==> inputs of 10-15 <==
Design mainModule, start of the top module:
module mainModule(
		input clk, input reset,
		output [31:0] imem_addr, input [31:0] imem_data,
		output wb_alu_we, output [2:0] wb_alu_rd, output [31:0] wb_alu_data,
		output wb_mem_we, output [2:0] wb_mem_rd, output [7:0] wb_mem_data,
		output [3:0] flags
	);
Settings: LEC_CHECK=0, ABC_AREA=1, CAP_MARGIN=20, CORE_MARGIN=2, CORE_UTILIZATION=70, CTS_CLUSTER_SIZE=16, HOLD_SLACK_MARGIN=0.29, PLACE_DENSITY_LB_ADDON=0.29, SETUP_SLACK_MARGIN=1.31, SLEW_MARGIN=20; clock period 4.64 ns.
run.sh (not shown) runs the stock make flow with config.mk's settings and CLKGATE_MAP_FILE=.
==> 05-22: changes against 10-15 <==
Settings changed: ABC_AREA 1 to 0, CELL_PAD_IN_SITES_GLOBAL_PLACEMENT set to 2, CORE_ASPECT_RATIO set to 1.07, CORE_UTILIZATION 70 to 34, CTS_CLUSTER_SIZE 16 to not set, HOLD_SLACK_MARGIN 0.29 to not set, MIN_ROUTING_LAYER set to met2, PLACE_DENSITY_LB_ADDON 0.29 to not set, SETUP_SLACK_MARGIN 1.31 to not set.
==> flow/constraint.sdc (replaced) <==
create_clock -name core_clock -period 9.64 [get_ports {clk}]
set_input_delay 1.9280 -clock core_clock [delete_from_list [all_inputs] [get_ports {clk}]]
set_output_delay 1.9280 -clock core_clock [all_outputs]
set_load 0.01 [all_outputs]
==> 01-07: changes against 10-15 <==
Settings changed: ABC_AREA 1 to not set, CORE_UTILIZATION 70 to 40, CTS_CLUSTER_SIZE 16 to not set, HOLD_SLACK_MARGIN 0.29 to not set, PLACE_DENSITY set to 0.6, PLACE_DENSITY_LB_ADDON 0.29 to not set, SETUP_SLACK_MARGIN 1.31 to not set.
==> flow/constraint.sdc (replaced) <==
create_clock -name core_clock -period 8.25 [get_ports {clk}]
set_input_delay 1.6500 -clock core_clock [delete_from_list [all_inputs] [get_ports {clk}]]
set_output_delay 1.6500 -clock core_clock [all_outputs]
set_load 0.01 [all_outputs]
==> comparison <==
The lowest final cell count belongs to 01-07, the highest to 05-22.
Non-clock buffer count: 10-15 > 05-22 > 01-07.
The lowest count of clock-buffer cells in the layout belongs to 10-15, the highest to 05-22.
Between 01-07 and 10-15, the lower synthesized area is in 01-07 (gap 0.70%, measured against 10-15).
The lowest first-iteration DRC count belongs to 01-07, the highest to 05-22.
10-15 completed and failed the layout checks on negative setup slack. 05-22 completed with no timing, DRC or antenna violations. 01-07 completed with no timing, DRC or antenna violations.
==> figures <==
quantity	01-07	05-22	10-15
Run status	timing/DRC/antenna clean	timing/DRC/antenna clean	finished with violations
Violated checks	-	-	negative setup slack
CTS Buf Count	71	78	61
Most congested layer reported by global routing	met2	met3	met2
Worst slew pin tran	1160 ps	1210 ps	1290 ps
Setup slack of the worst register-to-register path	470 ps	1270 ps	-130 ps
Setup Viol. Count Final	0	0	2
Count of standard-cell rows	106	119	80
Final period demand of the worst path	7780 ps	8370 ps	4770 ps
Maximum frequency from static timing analysis	129 MHz	119 MHz	210 MHz
Clock share of power	0.282	0.309	0.332
Leading power group	combinational logic	combinational logic	sequential cells

* * *

==> inputs of indigo <==
mainModule again, from the RTL that the note above started with.
Settings: LEC_CHECK=0, ABC_AREA=1, CAP_MARGIN=20, CORE_MARGIN=2, CORE_UTILIZATION=72, CTS_CLUSTER_DIAMETER=352, CTS_CLUSTER_SIZE=100, PLACE_DENSITY=0.41, SETUP_SLACK_MARGIN=1.0, SLEW_MARGIN=20; clock period 3.31 ns.
==> onyx: changes against indigo <==
- ABC_AREA: 1 -> unset
- CAP_MARGIN: 20 -> 5
- CORE_UTILIZATION: 72 -> 40
- CTS_CLUSTER_DIAMETER: 352 -> 188
- CTS_CLUSTER_SIZE: 100 -> unset
- PLACE_DENSITY: 0.41 -> 0.6
- SETUP_SLACK_MARGIN: 1.0 -> unset
==> flow/constraint.sdc (replaced) <==
create_clock -name core_clock -period 10.0 [get_ports {clk}]
set_input_delay 2.0000 -clock core_clock [delete_from_list [all_inputs] [get_ports {clk}]]
set_output_delay 2.0000 -clock core_clock [all_outputs]
set_load 0.01 [all_outputs]
==> willow: changes against indigo <==
- ABC_AREA: 1 -> unset
- CORE_UTILIZATION: 72 -> 59
- CTS_CLUSTER_DIAMETER: 352 -> unset
- CTS_CLUSTER_SIZE: 100 -> unset
- PLACE_DENSITY: 0.41 -> unset
- SETUP_SLACK_MARGIN: 1.0 -> unset
==> flow/constraint.sdc (replaced) <==
create_clock -name core_clock -period 4.58 [get_ports {clk}]
set_input_delay 0.9160 -clock core_clock [delete_from_list [all_inputs] [get_ports {clk}]]
set_output_delay 0.9160 -clock core_clock [all_outputs]
set_load 0.01 [all_outputs]
==> datasheet_impl.txt <==
Implementation parameters

Parameter                              Value

Final timing
  Setup slack of the critical path after layout .................. -1380 ps
  Final setup fails .................. 23

Logic synthesis
  Adder Area Share .................. 1.45%
  Syn nets .................. 4505
  Post-Synthesis Mean Instance Area .................. 7.62 um2

Outcome
  Fail Reasons .................. setup timing
  Result of the run .................. failed layout checks

Floorplan
  Die Span X .................. 243 um
-- figures above: willow

==> datasheet_impl.txt <==
Implementation parameters

Parameter                              Value

Placement
  Sum of net half-perimeters after detailed placement .................. 94700 um
  Post-placement cell area .................. 0.0382 mm2
  Gp weighted congestion .................. 1.13

Outcome
  Stage reached .................. global routing
  Result of the run .................. stopped before the end

Logic synthesis
  Dominant register cell .................. sky130_fd_sc_hd__dfxtp_1
  Post-Synthesis Mean Instance Area .................. 6.93 um2
  Adder Area Share .................. 1.44%
  Syn nets .................. 4976
  Number of flops mapped to enable cells by yosys .................. 0

Floorplan
  Die Span X .................. 221 um

Clock tree
  Maximum clock insertion buffer count .................. 3
-- figures above: indigo

==> datasheet_impl.txt <==
Implementation parameters

Parameter                              Value

Logic synthesis
  Post-Synthesis Mean Instance Area .................. 7.62 um2
  Syn nets .................. 4505
  Adder Area Share .................. 1.45%

Min path
  Hold WC Path Type .................. register to register
  Launch instance of the worst min-delay path .................. theMEMStage.p4.reg_flag_n.d0.q

Outcome
  Result of the run .................. timing/DRC/antenna clean

Floorplan
  Die Span X .................. 295 um

Final timing
  Setup slack of the critical path after layout .................. 1940 ps
  Final setup fails .................. 0

Finish
  Finished Cell Area .................. 0.0372 mm2
-- figures above: onyx


* * *

==> inputs of job 9875 <==
mainModule again, from the RTL that the note above started with.
// mainModule
module mainModule(
		input clk, input reset,
		output [31:0] imem_addr, input [31:0] imem_data,
		output wb_alu_we, output [2:0] wb_alu_rd, output [31:0] wb_alu_data,
		output wb_mem_we, output [2:0] wb_mem_rd, output [7:0] wb_mem_data,
		output [3:0] flags
	);
make LEC_CHECK=0 ABC_AREA=1 CAP_MARGIN=20 CORE_MARGIN=2 CORE_UTILIZATION=72 CTS_CLUSTER_DIAMETER=381 CTS_CLUSTER_SIZE=16 PLACE_DENSITY_LB_ADDON=0.29 SETUP_SLACK_MARGIN=-0.27 SLEW_MARGIN=20 finish   # period 4.64 ns
==> job 2013: changes against job 9875 <==
Settings changed: ABC_AREA 1 to not set, CORE_UTILIZATION 72 to 40, CTS_CLUSTER_DIAMETER 381 to not set, CTS_CLUSTER_SIZE 16 to not set, PLACE_DENSITY set to 0.6, PLACE_DENSITY_LB_ADDON 0.29 to not set, SETUP_SLACK_MARGIN -0.27 to not set.
==> flow/constraint.sdc (replaced) <==
create_clock -name core_clock -period 10.0 [get_ports {clk}]
set_input_delay 2.0000 -clock core_clock [delete_from_list [all_inputs] [get_ports {clk}]]
set_output_delay 2.0000 -clock core_clock [all_outputs]
set_load 0.01 [all_outputs]
==> job 8030: changes against job 9875 <==
Settings changed: ABC_AREA 1 to not set, CTS_CLUSTER_DIAMETER 381 to not set, CTS_CLUSTER_SIZE 16 to 57, PLACE_DENSITY_LB_ADDON 0.29 to 0.0, SETUP_SLACK_MARGIN -0.27 to -0.4.
==> flow/constraint.sdc (replaced) <==
create_clock -name core_clock -period 5.17 [get_ports {clk}]
set_input_delay 1.0340 -clock core_clock [delete_from_list [all_inputs] [get_ports {clk}]]
set_output_delay 1.0340 -clock core_clock [all_outputs]
set_load 0.01 [all_outputs]
==> job 5576: changes against job 9875 <==
Settings changed: ABC_AREA 1 to not set, CORE_UTILIZATION 72 to 37, CTS_CLUSTER_DIAMETER 381 to not set, CTS_CLUSTER_SIZE 16 to not set, PLACE_DENSITY set to 0.6, PLACE_DENSITY_LB_ADDON 0.29 to not set, SETUP_SLACK_MARGIN -0.27 to not set.
==> flow/constraint.sdc (replaced) <==
create_clock -name core_clock -period 11.1 [get_ports {clk}]
set_input_delay 2.2200 -clock core_clock [delete_from_list [all_inputs] [get_ports {clk}]]
set_output_delay 2.2200 -clock core_clock [all_outputs]
set_load 0.01 [all_outputs]
==> run summary <==
The synthesis and place-and-route flow finished, so here is a summary.

The flow ran to the end and the layout has no timing, DRC or antenna violations. In this run the register-to-register setup slack is slightly below 2 ns. The number of inverters outside the clock class in the layout is 54. The cell-mix breakdown from Yosys lists the adder-cell area share as 0.01453. The dominant power group in this design is combinational cells. Per Yosys stat, the portion of area used by sequential elements is 0.3689. Checking max transition, the worst relative margin is 0.2405.
the above is filed under job 2013

==> run summary <==
The synthesis and place-and-route flow finished, so here is a summary.

The flow ran to the end, but the layout failed its checks. In this run the layout check failures are setup timing. The final timing report gives a worst setup slack of -0.1148 ns.

The count of endpoints failing setup in the final report is 1.
the above is filed under job 9875

==> run summary <==
The synthesis and place-and-route flow finished, so here is a summary.

The run finished with no timing, DRC or antenna violations. Listed in order, past its start point the critical path passes o31ai_2, or4_2, nand3_1, o221ai_1, mux2i_1, ha_1, inv_1, nor3_2, a31o_1, o211ai_1, or3_1, a211oi_1, o21bai_1, ha_1, and4_1, nand3_1, nor3_1, a211oi_1, nand2_1, xor2_1, or4_1, or4_1, or4_1, o21ai_1. By area the synthesized netlist is led by sky130_fd_sc_hd__dfxtp_1 (37%), sky130_fd_sc_hd__nand2_1 (9.8%), sky130_fd_sc_hd__a21oi_1 (6.5%). Per the layout report, the design carries about 54 non-clock inverters. The worst-case reg-to-reg setup slack stands at 2.71 ns. The fraction of cell area in non-clock buffers came out at 0.04902. The post-synthesis share of cell area spent on full adders, half adders and majority gates is 0.01453. The worst slew margin relative to its limit came out at 0.2552.
the above is filed under job 5576

==> run summary <==
The synthesis and place-and-route flow finished, so here is a summary.

The setup check on the worst reg-to-reg path leaves a slack of -1.04 ns. The run did not pass the layout checks because of setup timing. The run finished, with violations left. The number of inverters outside the clock class in the layout came out at 54. The final setup slack of the worst path came out at -1.044 ns. The top contributor to total power is combinational cells. The count of endpoints failing setup in the final report came out at 17.

The post-synthesis share of cell area spent on full adders, half adders and majority gates came out at 0.01453.
the above is filed under job 8030


* * *

==> run Z: inputs <==
mainModule again, from the RTL that the note above started with.
make LEC_CHECK=0 CAP_MARGIN=5 CELL_PAD_IN_SITES_GLOBAL_PLACEMENT=3 CORE_ASPECT_RATIO=1.34 CORE_MARGIN=2 CORE_UTILIZATION=49 CTS_CLUSTER_DIAMETER=315 GPL_ROUTABILITY_DRIVEN=1 MIN_ROUTING_LAYER=met2 PLACE_DENSITY_LB_ADDON=0.29 SLEW_MARGIN=20 finish   # period 14.0 ns
==> run X (differences from run Z) <==
CAP_MARGIN = 20   (was 5)
CELL_PAD_IN_SITES_GLOBAL_PLACEMENT = default   (was 3)
CORE_ASPECT_RATIO = default   (was 1.34)
CORE_UTILIZATION = 72   (was 49)
CTS_CLUSTER_DIAMETER = default   (was 315)
CTS_CLUSTER_SIZE = 31   (was default)
GPL_ROUTABILITY_DRIVEN = default   (was 1)
MIN_ROUTING_LAYER = default   (was met2)
PLACE_DENSITY_LB_ADDON = 0.0   (was 0.29)
SETUP_SLACK_MARGIN = 1.7   (was default)
==> flow/constraint.sdc (replaced) <==
create_clock -name core_clock -period 5.92 [get_ports {clk}]
set_input_delay 1.1840 -clock core_clock [delete_from_list [all_inputs] [get_ports {clk}]]
set_output_delay 1.1840 -clock core_clock [all_outputs]
set_load 0.01 [all_outputs]
==> run E (differences from run Z) <==
CAP_MARGIN = 20   (was 5)
CELL_PAD_IN_SITES_GLOBAL_PLACEMENT = default   (was 3)
CORE_ASPECT_RATIO = default   (was 1.34)
CORE_UTILIZATION = 72   (was 49)
CTS_CLUSTER_DIAMETER = default   (was 315)
CTS_CLUSTER_SIZE = 31   (was default)
GPL_ROUTABILITY_DRIVEN = default   (was 1)
MIN_ROUTING_LAYER = default   (was met2)
PLACE_DENSITY_LB_ADDON = default   (was 0.29)
SETUP_SLACK_MARGIN = -0.4   (was default)
==> flow/constraint.sdc (replaced) <==
create_clock -name core_clock -period 5.17 [get_ports {clk}]
set_input_delay 1.0340 -clock core_clock [delete_from_list [all_inputs] [get_ports {clk}]]
set_output_delay 1.0340 -clock core_clock [all_outputs]
set_load 0.01 [all_outputs]
==> run M (differences from run Z) <==
CAP_MARGIN = 35   (was 5)
CORE_ASPECT_RATIO = default   (was 1.34)
CORE_UTILIZATION = 67   (was 49)
CTS_CLUSTER_DIAMETER = 245   (was 315)
CTS_CLUSTER_SIZE = 19   (was default)
GPL_ROUTABILITY_DRIVEN = default   (was 1)
MIN_ROUTING_LAYER = met1   (was met2)
PLACE_DENSITY = 0.64   (was default)
PLACE_DENSITY_LB_ADDON = default   (was 0.29)
==> flow/constraint.sdc (replaced) <==
create_clock -name core_clock -period 10.2 [get_ports {clk}]
set_input_delay 2.0400 -clock core_clock [delete_from_list [all_inputs] [get_ports {clk}]]
set_output_delay 2.0400 -clock core_clock [all_outputs]
set_load 0.01 [all_outputs]
==> comparison table <==
Run status: run M stopped before the end; run E finished with violations; run X finished with violations; run Z stopped before the end
Last stage reached: run M 3_1_place_gp_skip_io; run E -; run X -; run Z 3_1_place_gp_skip_io
Violated checks: run M -; run E setup timing; run X setup timing; run Z -
Number of CTS-inserted buffers: run M -; run E 66; run X 67; run Z -
Worst-path maximum fanout: run M -; run E 5; run X 7; run Z -
DRC violations left: run M -; run E 0; run X 0; run Z -
Total Power: run M -; run E 18.7 mW; run X 16.5 mW; run Z -
Total negative setup slack: run M -; run E -5.22 ns; run X -0.346 ns; run Z -
Cell repeated most along the worst path: run M -; run E sky130_fd_sc_hd__or4_1; run X sky130_fd_sc_hd__buf_4; run Z -
Final core utilization: run M -; run E 84.0%; run X 84.5%; run Z -
Clock tree from TritonCTS: run M -; run E done; run X done; run Z -
Crit share post-route: run M -; run E 118%; run X 103%; run Z -
Fraction of area in registers: run M -; run E 32.0%; run X 31.8%; run Z -
Number of max-capacitance violations reported: run M -; run E 0; run X 0; run Z -
Number of violations reported at the end of detailed-routing iteration 0: run M -; run E 6385; run X 6876; run Z -
End point of the worst hold path: run M -; run E theIDStage.flag_register.reg_flag_c.d0.q$_SDFF_PP0_; run X theIDStage.flag_register.reg_flag_v.d0.q$_SDFF_PP0_; run Z -
Worst min path class: run M -; run E flip-flop to flip-flop; run X flip-flop to flip-flop; run Z -
Die area: run M 0.0522 mm^2; run E 0.0486 mm^2; run X 0.0486 mm^2; run Z 0.0710 mm^2
Min Clock Period, post-route: run M -; run E 6.09 ns; run X 6.10 ns; run Z -
Portion of total power attributed to the clock network: run M -; run E 26.0%; run X 26.6%; run Z -
Area occupied by registers: run M -; run E 0.0125 mm^2; run X 0.0125 mm^2; run Z -
Grt met1 use: run M -; run E 59.6%; run X 60.2%; run Z -
RSZ-0062 raised after global routing: run M -; run E true; run X true; run Z -
IO Port Bufs: run M -; run E 117; run X 117; run Z -

* * *

==> run B <==
Starting RTL as in the previous note.
make LEC_CHECK=0 CAP_MARGIN=35 CELL_PAD_IN_SITES_DETAIL_PLACEMENT=2 CELL_PAD_IN_SITES_GLOBAL_PLACEMENT=3 CORE_ASPECT_RATIO=1.07 CORE_MARGIN=2 CORE_UTILIZATION=67 CTS_CLUSTER_DIAMETER=245 CTS_CLUSTER_SIZE=19 GPL_ROUTABILITY_DRIVEN=0 GPL_TIMING_DRIVEN=0 MIN_ROUTING_LAYER=met1 PLACE_DENSITY=0.89 SETUP_SLACK_MARGIN=-0.75 SLEW_MARGIN=20 finish   # period 10.2 ns
==> inputs of run F, as changes to run B <==
==> flow/config.mk (replaced) <==
export PLATFORM = sky130hd
export DESIGN_NAME = mainModule
export DESIGN_NICKNAME = mainModule
export VERILOG_FILES = /design/flow/design.v
export SDC_FILE = /design/flow/constraint.sdc
export NUM_CORES = 4
export LEC_CHECK = 0
export CAP_MARGIN = 20
export CELL_PAD_IN_SITES_GLOBAL_PLACEMENT = 0
export CORE_MARGIN = 2
export CORE_UTILIZATION = 53
export CTS_CLUSTER_DIAMETER = 245
export MIN_ROUTING_LAYER = met1
export PLACE_DENSITY = 0.64
export SLEW_MARGIN = 20
export TNS_END_PERCENT = 15
==> flow/constraint.sdc (replaced) <==
create_clock -name core_clock -period 2.66 [get_ports {clk}]
set_input_delay 0.5320 -clock core_clock [delete_from_list [all_inputs] [get_ports {clk}]]
set_output_delay 0.5320 -clock core_clock [all_outputs]
set_load 0.01 [all_outputs]
==> inputs of run P, as changes to run B <==
==> flow/config.mk (replaced) <==
export PLATFORM = sky130hd
export DESIGN_NAME = mainModule
export DESIGN_NICKNAME = mainModule
export VERILOG_FILES = /design/flow/design.v
export SDC_FILE = /design/flow/constraint.sdc
export NUM_CORES = 4
export LEC_CHECK = 0
export CAP_MARGIN = 20
export CORE_MARGIN = 2
export CORE_UTILIZATION = 70
export SETUP_SLACK_MARGIN = -0.27
export SLEW_MARGIN = 20
==> flow/constraint.sdc (replaced) <==
create_clock -name core_clock -period 4.64 [get_ports {clk}]
set_input_delay 0.9280 -clock core_clock [delete_from_list [all_inputs] [get_ports {clk}]]
set_output_delay 0.9280 -clock core_clock [all_outputs]
set_load 0.01 [all_outputs]
==> qor summary <==
metric	run B	run P	run F
Outcome	stopped before the end	finished with violations	finished with violations
Failing step	global placement without I/O (3_1_place_gp_skip_io)	-	-
Layout check failures	-	negative setup slack	negative setup slack
Total number of clock tree sinks	-	622	622
Slew headroom	-	16.1%	41.5%
Highest achievable clock rate	-	0.164 GHz	0.167 GHz
Starting density of the core	67.4%	70.9%	53.6%
Crit. path cell count	-	26	25
GR Layer Usage met3	-	16.9%	7.62%
Count of instances resized after the clock tree is built	-	101	120
Final core area utilization	-	85.4%	68.3%
Period minus WS final	-	6110 ps	5980 ps
Worst Max-Slew Pin Slew	-	1250 ps	875 ps
Reg2Reg Capture Point	-	theEXStage.p3.reg_flag_z.d0.q	theEXStage.p3.reg_flag_z.d0.q
Final worst path period share	-	132%	225%
Peak per-stage delay on the critical path	-	530 ps	500 ps
Area inside the core boundary	50,100 µm²	47,600 µm²	63,000 µm²
Number of tapcells	-	615	846
Hold path startpoint	-	theMEMStage.p4.reg_flag_v.d0.q	reset
Area growth from synthesis to layout	-	20.5%	27.4%
Number of clock buffers in the layout	-	88	104
Total die size	52,200 µm²	50,000 µm²	65,700 µm²
Worst Setup End Kind	-	flip-flop	flip-flop
Count of final setup violators	-	28	53
Setup WS pre-CTS	-	-1640 ps	-3500 ps
Internal cell power	-	0.0128 W	0.0232 W
Reg2reg path depth	-	26	25
Power is estimated from default activity; no workload was simulated.
